==> run Z: inputs <==
==> flow/design.v <==
`timescale 1ns / 1ps
module rotr
    #(parameter BW = 64)
    (
        input [BW - 1:0] val,     
        input [5:0] n_1,          
        input [5:0] n_2,          
        output [BW - 1:0] out
    );
    assign out = ((val >> n_1) | (val << (BW - n_1))) ^ ((val >> n_2) | (val << (BW - n_2)));
endmodule
`timescale 1ns / 1ps
module round_counter (
    input clk,               
    input load,              
    input inc,               
    output reg [3:0] dout,   
    output reg done          
);
    always @(posedge clk) begin
        if (load) begin
            dout <= 0;        
            done <= 0;
        end
        else if (inc && !done) begin
            dout <= dout + 1;        
            if (dout == 4'd11)       
                done <= 1;
        end
    end
endmodule
`timescale 1ns / 1ps
module ascon_p_serial_multiround     
     #(parameter BW = 64) (
         input clk,
         input rstn,
         input en,                        
         input en_inc,                    
         input [2:0] slice_idx,           
         input [BW-1:0] slice_in,         
         output reg [BW-1:0] slice_out,   
         output done                      
     );
    reg [BW-1:0] state [0:4];
    wire [3:0] round;
    wire [BW*5 - 1:0] next_state_w;
    always @(posedge clk or negedge rstn) begin
        if (!rstn) begin
            state[0] <= 0; state[1] <= 0; state[2] <= 0;
            state[3] <= 0; state[4] <= 0;
        end else if (en) begin
            state[slice_idx] <= slice_in;
        end 
        else if (en_inc && !done) begin
            {state[0], state[1], state[2], state[3], state[4]} <= next_state_w;
        end
    end
    wire [BW-1:0] s_rc0, s_rc1, s_rc2, s_rc3, s_rc4;
    wire [BW-1:0] s_p1_0, s_p1_1, s_p1_2, s_p1_3, s_p1_4;
    wire [BW-1:0] t0, t1, t2, t3, t4;
    wire [BW-1:0] s_p2_0, s_p2_1, s_p2_2, s_p2_3, s_p2_4;
    wire [BW-1:0] s_sub_0, s_sub_1, s_sub_2, s_sub_3, s_sub_4;
    wire [BW-1:0] s_q0, s_q1, s_q2, s_q3, s_q4;
    wire [BW-1:0] s_ld_0, s_ld_1, s_ld_2, s_ld_3, s_ld_4;
    assign s_rc0 = state[0];
    assign s_rc1 = state[1];
    assign s_rc2 = state[2] ^ {{56'd0}, (8'd240 - 8'd15 * round)};  
    assign s_rc3 = state[3];
    assign s_rc4 = state[4];
    assign s_p1_0 = s_rc0 ^ s_rc4;
    assign s_p1_4 = s_rc4 ^ s_rc3;
    assign s_p1_2 = s_rc2 ^ s_rc1;
    assign s_p1_1 = s_rc1;
    assign s_p1_3 = s_rc3;
    assign t0 = (~s_p1_0) & s_p1_1;
    assign t1 = (~s_p1_1) & s_p1_2;
    assign t2 = (~s_p1_2) & s_p1_3;
    assign t3 = (~s_p1_3) & s_p1_4;
    assign t4 = (~s_p1_4) & s_p1_0;
    assign s_p2_0 = s_p1_0 ^ t1;
    assign s_p2_1 = s_p1_1 ^ t2;
    assign s_p2_2 = s_p1_2 ^ t3;
    assign s_p2_3 = s_p1_3 ^ t4;
    assign s_p2_4 = s_p1_4 ^ t0;
    assign s_sub_1 = s_p2_1 ^ s_p2_0;
    assign s_sub_0 = s_p2_0 ^ s_p2_4;
    assign s_sub_3 = s_p2_3 ^ s_p2_2;
    assign s_sub_2 = s_p2_2 ^ {BW{1'b1}};
    assign s_sub_4 = s_p2_4;
    assign s_ld_0 = s_sub_0 ^ s_q0;
    assign s_ld_1 = s_sub_1 ^ s_q1;
    assign s_ld_2 = s_sub_2 ^ s_q2;
    assign s_ld_3 = s_sub_3 ^ s_q3;
    assign s_ld_4 = s_sub_4 ^ s_q4;
    assign next_state_w = {s_ld_0, s_ld_1, s_ld_2, s_ld_3, s_ld_4};
    reg [BW-1:0] tmp_out;
    always @(*) begin
        case (slice_idx)
            3'd0: tmp_out = state[0];
            3'd1: tmp_out = state[1];
            3'd2: tmp_out = state[2];
            3'd3: tmp_out = state[3];
            3'd4: tmp_out = state[4];
            default: tmp_out = 0;
        endcase
    end
    always @(posedge clk or negedge rstn) begin
        if (!rstn)
            slice_out <= 'd0;
        else 
            slice_out <= tmp_out;
    end
    round_counter round_ctr (
        .clk(clk),
        .load(!rstn || en),    
        .inc(en_inc),
        .dout(round),
        .done(done)
    );
    rotr ROT0(.val(s_sub_0), .n_1(19), .n_2(28), .out(s_q0));
    rotr ROT1(.val(s_sub_1), .n_1(61), .n_2(39), .out(s_q1));
    rotr ROT2(.val(s_sub_2), .n_1(1),  .n_2(6),  .out(s_q2));
    rotr ROT3(.val(s_sub_3), .n_1(10), .n_2(17), .out(s_q3));
    rotr ROT4(.val(s_sub_4), .n_1(7),  .n_2(41), .out(s_q4));
endmodule
==> flow/run.sh <==
#!/bin/bash
# the make line also repeats each setting of config.mk as NAME=value (left out here)
make -C /OpenROAD-flow-scripts/flow DESIGN_CONFIG=/design/flow/config.mk WORK_HOME=/design/flow/orfs CLKGATE_MAP_FILE= finish
==> flow/config.mk <==
export PLATFORM = sky130hd
export DESIGN_NAME = ascon_p_serial_multiround
export DESIGN_NICKNAME = ascon_p_serial_multiround
export VERILOG_FILES = /design/flow/design.v
export SDC_FILE = /design/flow/constraint.sdc
export NUM_CORES = 4
export LEC_CHECK = 0
export ABC_AREA = 1
export CAP_MARGIN = 20
export CELL_PAD_IN_SITES_DETAIL_PLACEMENT = 2
export CORE_MARGIN = 7
export CORE_UTILIZATION = 68
export CTS_CLUSTER_DIAMETER = 205
export CTS_CLUSTER_SIZE = 61
export GPL_ROUTABILITY_DRIVEN = 0
export HOLD_SLACK_MARGIN = 0.18
export MAX_ROUTING_LAYER = met4
export PLACE_DENSITY_LB_ADDON = 0.23
export SLEW_MARGIN = 15
==> flow/constraint.sdc <==
create_clock -name core_clock -period 4.2 [get_ports {clk}]
set_input_delay 0.8400 -clock core_clock [delete_from_list [all_inputs] [get_ports {clk}]]
set_output_delay 0.8400 -clock core_clock [all_outputs]
set_load 0.01 [all_outputs]
==> run X: changes against run Z <==
ABC_AREA = unset   (was 1)
CELL_PAD_IN_SITES_DETAIL_PLACEMENT = unset   (was 2)
CORE_MARGIN = 2   (was 7)
CORE_UTILIZATION = 52   (was 68)
CTS_CLUSTER_DIAMETER = unset   (was 205)
CTS_CLUSTER_SIZE = unset   (was 61)
GPL_ROUTABILITY_DRIVEN = unset   (was 0)
HOLD_SLACK_MARGIN = unset   (was 0.18)
MAX_ROUTING_LAYER = unset   (was met4)
PLACE_DENSITY_LB_ADDON = unset   (was 0.23)
SLEW_MARGIN = 20   (was 15)
==> flow/constraint.sdc (replaced) <==
create_clock -name core_clock -period 4.09 [get_ports {clk}]
set_input_delay 0.8180 -clock core_clock [delete_from_list [all_inputs] [get_ports {clk}]]
set_output_delay 0.8180 -clock core_clock [all_outputs]
set_load 0.01 [all_outputs]
==> run R: changes against run Z <==
ABC_AREA = unset   (was 1)
CELL_PAD_IN_SITES_DETAIL_PLACEMENT = unset   (was 2)
CORE_MARGIN = 2   (was 7)
CORE_UTILIZATION = 71   (was 68)
CTS_CLUSTER_DIAMETER = unset   (was 205)
CTS_CLUSTER_SIZE = 39   (was 61)
GPL_ROUTABILITY_DRIVEN = unset   (was 0)
HOLD_SLACK_MARGIN = -0.08   (was 0.18)
MAX_ROUTING_LAYER = unset   (was met4)
PLACE_DENSITY_LB_ADDON = unset   (was 0.23)
SLEW_MARGIN = 20   (was 15)
==> flow/constraint.sdc (replaced) <==
create_clock -name core_clock -period 3.82 [get_ports {clk}]
set_input_delay 0.7640 -clock core_clock [delete_from_list [all_inputs] [get_ports {clk}]]
set_output_delay 0.7640 -clock core_clock [all_outputs]
set_load 0.01 [all_outputs]
==> results <==
metric                                                                    run R                     run Z                     run X
Status                                                 finished with violations    stopped before the end            finished clean
Failing step                                                                  -        detailed placement                         -
Reasons for failing layout checks                          negative setup slack                         -                         -
Most repeated library cell on the critical path          sky130_fd_sc_hd__buf_4                         -    sky130_fd_sc_hd__inv_1
Synth top area share                                                      29.5%                     26.7%                     29.5%
Uppermost signal routing layer after detailed routing                      met5                         -                      met5
GR Layer Usage met3                                                       28.8%                         -                     12.9%
Max-slew headroom                                                         8.56%                         -                     12.4%
Post-place setup slack                                                  -277 ps                         -                   -256 ps
RR Startpoint                                                 round_ctr.dout[2]                         -         round_ctr.dout[2]
DR vias/cell                                                               7.14                         -                      6.19
Count leader, synth                                    sky130_fd_sc_hd__xnor2_1  sky130_fd_sc_hd__nand2_1  sky130_fd_sc_hd__xnor2_1
Worst setup path startpoint                                   round_ctr.dout[2]                         -         round_ctr.dout[2]
Fin Clk Skew                                                            22.3 ps                         -                   25.2 ps

==> inputs of try-umber <==
RTL: the design.v shown in full above, as it stands there.
==> flow/config.mk <==
export PLATFORM = sky130hd
export DESIGN_NAME = ascon_p_serial_multiround
export DESIGN_NICKNAME = ascon_p_serial_multiround
export VERILOG_FILES = /design/flow/design.v
export SDC_FILE = /design/flow/constraint.sdc
export NUM_CORES = 4
export LEC_CHECK = 0
export ABC_AREA = 1
export CAP_MARGIN = 20
export CORE_ASPECT_RATIO = 0.5
export CORE_MARGIN = 2
export CORE_UTILIZATION = 69
export CTS_CLUSTER_DIAMETER = 351
export CTS_CLUSTER_SIZE = 96
export PLACE_DENSITY = 0.4
export SETUP_SLACK_MARGIN = 0.44
export SLEW_MARGIN = 20
export TNS_END_PERCENT = 10
==> flow/constraint.sdc <==
create_clock -name core_clock -period 1.6 [get_ports {clk}]
set_input_delay 0.3200 -clock core_clock [delete_from_list [all_inputs] [get_ports {clk}]]
set_output_delay 0.3200 -clock core_clock [all_outputs]
set_load 0.01 [all_outputs]
run.sh (not shown) runs the stock make flow with config.mk's settings and CLKGATE_MAP_FILE=.
==> try-garnet (differences from try-umber) <==
Settings changed: CORE_ASPECT_RATIO 0.5 to unset, CORE_UTILIZATION 69 to 72, CTS_CLUSTER_DIAMETER 351 to 310, CTS_CLUSTER_SIZE 96 to 98, PLACE_DENSITY 0.4 to unset, SETUP_SLACK_MARGIN 0.44 to unset, TNS_END_PERCENT 10 to 5.
==> flow/constraint.sdc (replaced) <==
create_clock -name core_clock -period 3.49 [get_ports {clk}]
set_input_delay 0.6980 -clock core_clock [delete_from_list [all_inputs] [get_ports {clk}]]
set_output_delay 0.6980 -clock core_clock [all_outputs]
set_load 0.01 [all_outputs]
==> qor summary <==
metric	try-garnet	try-umber
Post-place instance area	39300 sq um	50100 sq um
Placed wire-length estimate after detailed placement	131000 um	195000 um
Most frequent cell after synthesis	sky130_fd_sc_hd__nand2_1	sky130_fd_sc_hd__nand2_1
Horizontal die dimension	228 um	327 um
Area of the die	51800 sq um	54100 sq um
I/O pin cnt	136	136
Share of the yosys chip area belonging to registers	27.0%	27.0%
FFs w/ async S/R, synth	98.7%	98.7%
Share of synthesized cell area in and-or and or-and compound cells	11.4%	11.4%
Gate count after technology mapping	5414	5414
Yosys warns	13	13
Placed Instances	6232	7595
Number of rows created at floorplan	81	59
Starting Density	73.3%	69.6%
Synth flops	389	389
# port buffers	135	135
Yosys cell types	47	47
Dominant cell type by area after synthesis	sky130_fd_sc_hd__dfrtp_1	sky130_fd_sc_hd__dfrtp_1
Yosys-reported design area after synthesis	36000 sq um	36000 sq um
Setup Slack @ Placement	-0.371 ns	-2.44 ns
Result of the run	aborted with a tool error	aborted with a tool error
Stage where the flow stopped	5_1_grt	4_1_cts
Xor/xnor share	14.9%	14.9%
Core Area	49200 sq um	51700 sq um
Synthesized cell area	36000 sq um	36000 sq um
Post-Synthesis Mean Instance Area	6.65 sq um	6.65 sq um
Die Height	228 um	166 um
GPL Wtd Cong	1.52	1.57
